==> job 8373 <==
==> flow/design.v <==
`timescale 1ns / 1ns
`timescale 1ns / 1ns
module alu #(
    parameter DATA_WIDTH = 16
) (
    input [DATA_WIDTH-1:0] data_in1,
    data_in2,
    input [1:0] op,
    output reg [DATA_WIDTH-1:0] data_out,
    output [2:0] flag
);
  reg carry;
  wire zero, neg;
  wire [16:0] data_in1_add, data_in2_add;
  assign data_in1_add = data_in1;
  assign data_in2_add = data_in2;
  always @(*) begin
    case (op)
      2'b00: {carry, data_out} = {1'b0, ~(data_in1 | data_in2)};
      2'b01: {carry, data_out} = data_in1_add + data_in2_add;
      2'b10: {carry, data_out} = {1'b0, data_in1};
      2'b11: {carry, data_out} = {1'b0, (data_in2 >> 1)};
    endcase
  end
  assign zero = ~(|data_out);
  assign neg  = data_out[DATA_WIDTH-1];
  assign flag = {zero, neg, carry};
endmodule
`timescale 1ns / 1ns
module register #(
    parameter N = 16
) (
    input clk,
    rst,
    en,
    input [N-1:0] data_in,
    output reg [N-1:0] data_out
);
  always @(posedge clk, negedge rst) begin
    if (!rst) begin
      data_out <= 0;
    end else begin
      if (en) begin
        data_out <= data_in;
      end
    end
  end
endmodule
`timescale 1ns / 1ns
module registerfile #(
    parameter N = 16,
    M = 5
) (
    input clk,
    en,
    input [N-1:0] wr_data,
    input [M-1:0] addr,
    output [N-1:0] rd_data
);
  reg [N-1:0] mem[(2**M)-1:0];
  assign rd_data = (addr == 29) ? 0 : ( (addr == 30) ? 16'h1 : ( (addr == 31) ? 16'hffff : mem[addr]));
  always @(posedge clk) begin
    if (en) begin
      mem[addr] <= wr_data;
    end
  end
endmodule
`timescale 1ns / 1ns
 `timescale 1ns / 1ns
module state (
    input            clk,
    rst,
    input      [2:0] op,
    output reg [3:0] state,
    input      [2:0] flag
);
  reg [3:0] nextstate;
  reg       br;
  always @(*) begin
    case (state)
      4'b0000: begin
        if (op == 3'b000) begin
          nextstate = 4'b0001;
        end else if (op == 3'b001) begin
          nextstate = 4'b0010;
        end else if (op == 3'b010) begin
          nextstate = 4'b0011;
        end else if (op == 3'b011) begin
          nextstate = 4'b1010;
        end else if (op == 3'b100) begin
          nextstate = 4'b0100;
        end else if (op == 3'b101) begin
          nextstate = 4'b0101;
        end else if (op == 3'b110) begin
          nextstate = 4'b1000;
        end else nextstate = 4'b0111;
      end
      4'b0001: begin
        nextstate = 4'b1010;
      end
      4'b0010: nextstate = 4'b1010;
      4'b0011: nextstate = 4'b1010;
      4'b0100: nextstate = 4'b1010;
      4'b0101: nextstate = 4'b0110;
      4'b0110: nextstate = 4'b1010;
      4'b0111: nextstate = 4'b1010;
      4'b1000:
      if (br) nextstate = 4'b1001;
      else nextstate = 4'b1010;
      4'b1001: nextstate = 4'b0000;
      4'b1010: nextstate = 4'b0000;
      default: nextstate = 4'b0000;
    endcase   
  end
  always @(posedge clk, negedge rst) begin
    if (!rst) begin
      state <= 4'b0000;
    end else begin
      state <= nextstate;
    end
  end
  always @(*) begin
    case (op)
      3'h0: br = 0;
      3'h1: br = flag[0];
      3'h2: br = flag[1];
      3'h3: br = flag[1] | flag[0];
      3'h4: br = flag[2];
      3'h5: br = flag[2] | flag[0];
      3'h6: br = flag[2] | flag[1];
      3'h7: br = 1;
      default: br = 0;
    endcase   
  end   
endmodule   
`timescale 1ns / 1ns
 `timescale 1ns / 1ns
module decode (
    input [2:0] op,
    input [3:0] state,
    output reg [13:0] dec
);
  always @(*) begin
    case (state)
      4'b0000: begin
        if (op == 3'b110) begin
          dec = 14'b1_1_x_x_xx_xx_1_0_0_1_0_0;
        end else if (op == 3'b101) begin
          dec = 14'b1_1_x_x_xx_xx_1_0_0_0_0_0;
        end else if (op == 3'b011) begin
          dec = 14'bx_1_0_x_1x_xx_0_0_1_0_0_0;
        end else begin
          dec = 14'bx_1_x_x_xx_xx_0_0_0_1_0_0;
        end
      end
      4'b0001: dec = 14'bx_1_x_1_xx_00_0_1_0_0_1_0;
      4'b0010: dec = 14'bx_1_x_1_xx_01_0_1_0_0_1_0;
      4'b0011: dec = 14'bx_0_x_0_1x_xx_0_1_0_0_0_0;
      4'b0100: dec = 14'bx_0_x_x_xx_xx_0_0_0_0_0_1;
      4'b0101: dec = 14'b1_1_x_0_00_xx_1_1_0_0_0_0;
      4'b0110: dec = 14'b1_1_x_0_01_xx_0_1_0_0_0_0;
      4'b1000: dec = 14'bx_1_1_x_xx_xx_0_0_1_0_0_0;
      4'b1001: dec = 14'b0_1_x_x_xx_xx_1_0_0_0_0_0;
      4'b0111: dec = 14'bx_1_x_1_xx_11_0_1_0_0_1_0;
      4'b1011: dec = 14'bx_1_0_x_xx_xx_0_0_0_0_0_1;
      4'b1010: dec = 14'b1_1_x_x_xx_xx_1_0_0_0_0_0;
      default: dec = 14'b0;
    endcase
  end
endmodule
`timescale 1ns / 1ns
module Temple #(
    parameter ADDR_WIDTH = 16,
    parameter DATA_WIDTH = 16
) (
    input                   clk,
    rst,
    output [ADDR_WIDTH-1:0] addr,
    input  [          15:0] rd_data,
    output [          15:0] wr_data,
    output                  en
);
  wire [15:0] pc_sel_data, acc_sel_data, reg_sel_data, imm_sel_data;
  wire [15:0] pc_out, add_out, acc_out;
  wire [15:0] regfile_out, rf_out, alu_out;
  wire [2:0] flag_out, alu_flag;
  wire pc_sel, acc_sel, reg_sel, addr_sel;
  wire pc_en, acc_en, regfile_en, flag_en, rf_en;
  wire [1:0] imm_sel, alu_op;
  wire [ 2:0] op;
  wire [ 3:0] state;
  wire [13:0] dec;
  wire [ 4:0] regfile_addr;
  wire [ 7:0] half_imm_data;
  assign {pc_sel,addr_sel,reg_sel,acc_sel,imm_sel[1:0],alu_op[1:0],pc_en,acc_en,regfile_en,rf_en,flag_en,en} = dec;
  state statemachine (
      .clk(clk),
      .rst(rst),
      .op(op),
      .state(state),
      .flag(flag_out)
  );
  decode decode (
      .op(op),
      .state(state),
      .dec(dec)
  );
  register PC (
      .clk(clk),
      .rst(rst),
      .en(pc_en),
      .data_in(pc_sel_data),
      .data_out(pc_out)
  );
  register Acc (
      .clk(clk),
      .rst(rst),
      .en(acc_en),
      .data_in(acc_sel_data),
      .data_out(acc_out)
  );
  register #(
      .N(3)
  ) flag (
      .clk(clk),
      .rst(rst),
      .en(flag_en),
      .data_in(alu_flag),
      .data_out(flag_out)
  );
  register regi (
      .clk(clk),
      .rst(rst),
      .en(rf_en),
      .data_in(regfile_out),
      .data_out(rf_out)
  );
  alu alu (
      .data_in1(rf_out),
      .data_in2(acc_out),
      .op(alu_op),
      .data_out(alu_out),
      .flag(alu_flag)
  );
  registerfile regfile (
      .clk(clk),
      .en(regfile_en),
      .wr_data(reg_sel_data),
      .rd_data(regfile_out),
      .addr(regfile_addr)
  );
  assign pc_sel_data = (pc_sel) ? add_out : rf_out;
  assign add_out = pc_out + 16'h1;
  assign acc_sel_data = (acc_sel) ? alu_out : imm_sel_data;
  assign reg_sel_data = (reg_sel) ? add_out : acc_out;
  assign addr = addr_sel ? {pc_out[15:1], 1'b0} : {rf_out[15:1], 1'b0};
  assign wr_data = acc_out;
  assign op = (pc_out[0]) ? rd_data[15:13] : rd_data[7:5];
  assign regfile_addr = (pc_out[0]) ? rd_data[12:8] : rd_data[4:0];
  assign half_imm_data = (pc_out[0]) ? rd_data[15:8] : rd_data[7:0];
  assign imm_sel_data = (imm_sel[1]) ? rd_data[15:0] : ( (imm_sel[0]) ? {half_imm_data, acc_out[7:0]} : {acc_out[15:8], half_imm_data});
endmodule   
==> flow/run.sh <==
#!/bin/bash
# the make line also repeats each setting of config.mk as NAME=value (left out here)
make -C /OpenROAD-flow-scripts/flow DESIGN_CONFIG=/design/flow/config.mk WORK_HOME=/design/flow/orfs CLKGATE_MAP_FILE= finish
==> flow/config.mk <==
export PLATFORM = sky130hd
export DESIGN_NAME = Temple
export DESIGN_NICKNAME = Temple
export VERILOG_FILES = /design/flow/design.v
export SDC_FILE = /design/flow/constraint.sdc
export NUM_CORES = 4
export LEC_CHECK = 0
export ABC_AREA = 0
export CAP_MARGIN = 5
export CORE_ASPECT_RATIO = 0.92
export CORE_MARGIN = 2
export CORE_UTILIZATION = 70
export CTS_CLUSTER_SIZE = 27
export GPL_ROUTABILITY_DRIVEN = 0
export MIN_ROUTING_LAYER = met1
export PLACE_DENSITY = 0.54
export SLEW_MARGIN = 25
export TNS_END_PERCENT = 10
==> flow/constraint.sdc <==
create_clock -name core_clock -period 3.39 [get_ports {clk}]
set_input_delay 0.6780 -clock core_clock [delete_from_list [all_inputs] [get_ports {clk}]]
set_output_delay 0.6780 -clock core_clock [all_outputs]
set_load 0.01 [all_outputs]
==> job 492: changes against job 8373 <==
ABC_AREA = not set   (was 0)
CAP_MARGIN = 20   (was 5)
CORE_ASPECT_RATIO = not set   (was 0.92)
CORE_UTILIZATION = 63   (was 70)
CTS_CLUSTER_SIZE = not set   (was 27)
GPL_ROUTABILITY_DRIVEN = not set   (was 0)
MIN_ROUTING_LAYER = not set   (was met1)
PLACE_DENSITY = not set   (was 0.54)
SLEW_MARGIN = 20   (was 25)
TNS_END_PERCENT = not set   (was 10)
==> flow/constraint.sdc (replaced) <==
create_clock -name core_clock -period 3.17 [get_ports {clk}]
set_input_delay 0.6340 -clock core_clock [delete_from_list [all_inputs] [get_ports {clk}]]
set_output_delay 0.6340 -clock core_clock [all_outputs]
set_load 0.01 [all_outputs]
==> notes.org <==
#+TITLE: Implementation results

** Final timing
- Setup repair after global routing could not meet its margin everywhere.
- Count of endpoints failing setup in the final report :: 1
- The critical path in the final layout is reported with a setup slack of -0.0183 ns.

** Floorplan
- Core utilization before placement :: 70.6%

** Run status
- Layout check faults :: setup timing
- Status :: finished with violations
The numbers above come from job 8373.

==> notes.org <==
#+TITLE: Implementation results

** Power
- Internal power summed over all cells :: 17.0 mW

** Final timing
- The pin closest to its max-slew limit shows a slew of 1.00 ns.
- The worst path meets setup with 0.122 ns of slack.
- Count of endpoints failing setup in the final report :: 0

** Run status
- Status :: finished clean

** Floorplan
- The share of the core area taken by cells at floorplan is roughly 64%.

** Global routing
- met3 track demand over resource after global routing is 6.01%.
The numbers above come from job 492.

Power is estimated from default activity; no workload was simulated.
